==> run a <==
## reuleaux
module reuleaux(input logic clk, input logic rst_n, input logic [2:0] colour,
                input logic [7:0] centre_x, input logic [6:0] centre_y, input logic [7:0] diameter,
                input logic start, output logic done,
                output logic [7:0] vga_x, output logic [6:0] vga_y,
                output logic [2:0] vga_colour, output logic vga_plot);
clock: 54.9 ns
lec_check: 0
abc_area: 1
cap_margin: 20
core_aspect_ratio: 1.28
core_margin: 2
core_utilization: 64
cts_cluster_diameter: 220
cts_cluster_size: 33
gpl_routability_driven: 1
hold_slack_margin: 0.15
max_routing_layer: met4
min_routing_layer: met1
place_density_lb_addon: 0.27
slew_margin: 20
tns_end_percent: 75
run.sh (not shown) runs the stock make flow with config.mk's settings and CLKGATE_MAP_FILE=.
==> inputs of run b, as changes to run a <==
- ABC_AREA: 1 -> default
- CORE_ASPECT_RATIO: 1.28 -> default
- CORE_UTILIZATION: 64 -> 40
- CTS_CLUSTER_DIAMETER: 220 -> default
- CTS_CLUSTER_SIZE: 33 -> default
- GPL_ROUTABILITY_DRIVEN: 1 -> default
- HOLD_SLACK_MARGIN: 0.15 -> default
- MAX_ROUTING_LAYER: met4 -> default
- MIN_ROUTING_LAYER: met1 -> default
- PLACE_DENSITY_LB_ADDON: 0.27 -> default
- TNS_END_PERCENT: 75 -> default
==> flow/constraint.sdc (replaced) <==
create_clock -name core_clock -period 31.2 [get_ports {clk}]
set_input_delay 6.2400 -clock core_clock [delete_from_list [all_inputs] [get_ports {clk}]]
set_output_delay 6.2400 -clock core_clock [all_outputs]
set_load 0.01 [all_outputs]
==> inputs of run c, as changes to run a <==
- CORE_ASPECT_RATIO: 1.28 -> default
- CORE_UTILIZATION: 64 -> 72
- CTS_CLUSTER_DIAMETER: 220 -> default
- CTS_CLUSTER_SIZE: 33 -> default
- GPL_ROUTABILITY_DRIVEN: 1 -> default
- HOLD_SLACK_MARGIN: 0.15 -> default
- MAX_ROUTING_LAYER: met4 -> default
- MIN_ROUTING_LAYER: met1 -> default
- PLACE_DENSITY: default -> 0.4
- PLACE_DENSITY_LB_ADDON: 0.27 -> default
- SETUP_SLACK_MARGIN: default -> 4.52
- TNS_END_PERCENT: 75 -> 5
==> flow/constraint.sdc (replaced) <==
create_clock -name core_clock -period 15.3 [get_ports {clk}]
set_input_delay 3.0600 -clock core_clock [delete_from_list [all_inputs] [get_ports {clk}]]
set_output_delay 3.0600 -clock core_clock [all_outputs]
set_load 0.01 [all_outputs]
==> run_results.csv <==
group,metric,value,unit
floorplanning,row_count,85,
yosys,yosysMostFrequentCell,"nand2_1",
status,error_line,"[ERROR DPL-0033] detailed placement checks failed during check placement.",
status,haltStage,"4_1_cts",
floorplanning,fp_util,0.7247,
floorplanning,dieArea,0.05583,sq mm
placement,gp_congestion,1.233,
status,status,"did not finish",
yosys,ys_sh_adder,0.2416,
yosys,synth_area,0.03884,sq mm
placement,pre_cts_slack,-8.865,ns
yosys,synth_seq_share,0.02113,
yosys,simple_gate_area_frac,0.3880,
yosys,synth.cellmix.compoundShare,0.1468,
floorplanning,core,0.05360,sq mm
yosys,syn_avg_cell_area,5.828,sq um
placement,place_hpwl,139.2,mm
yosys,area_leaders,"ha_1, nand2_1, inv_1",
yosys,ys_sh_mux,0.0002577,
-- figures above: run c

==> run_results.csv <==
group,metric,value,unit
status,status,"failed layout checks",
status,so_faults,"setup timing",
placement,gp_congestion,0.9615,
floorplanning,dieArea,0.09149,sq mm
final_timing,setup_viol,1,
floorplanning,fp_util,0.4032,
placement,place_hpwl,114.8,mm
yosys,simple_gate_area_frac,0.2219,
yosys,syn_avg_cell_area,7.205,sq um
floorplanning,row_count,109,
yosys,area_leaders,"ha_1, xnor2_1, a21oi_1",
final_timing,worst_slack,-0.8738,ns
yosys,ys_sh_mux,0.01833,
yosys,synth_seq_share,0.02303,
yosys,yosysMostFrequentCell,"ha_1",
-- figures above: run b

==> run_results.csv <==
group,metric,value,unit
yosys,area_leaders,"ha_1, nand2_1, inv_1",
yosys,synth_area,0.03884,sq mm
floorplanning,dieArea,0.06270,sq mm
status,status,"finished clean",
yosys,ys_sh_adder,0.2416,
cts,clkLatencyLatePin,0.30,ns
final_timing,tightest_slew,1.126,ns
floorplanning,core,0.06024,sq mm
placement,pre_cts_slack,10.12,ns
yosys,simple_gate_area_frac,0.3880,
yosys,synth.cellmix.compoundShare,0.1468,
final_timing,slew_headroom,0.2438,
yosys,ys_sh_mux,0.0002577,
yosys,syn_avg_cell_area,5.828,sq um
worst_setup_path,critPathBufInv,20,
yosys,synth_seq_share,0.02113,
placement,gp_congestion,1.072,
placement,place_hpwl,108.7,mm
-- figures above: run a

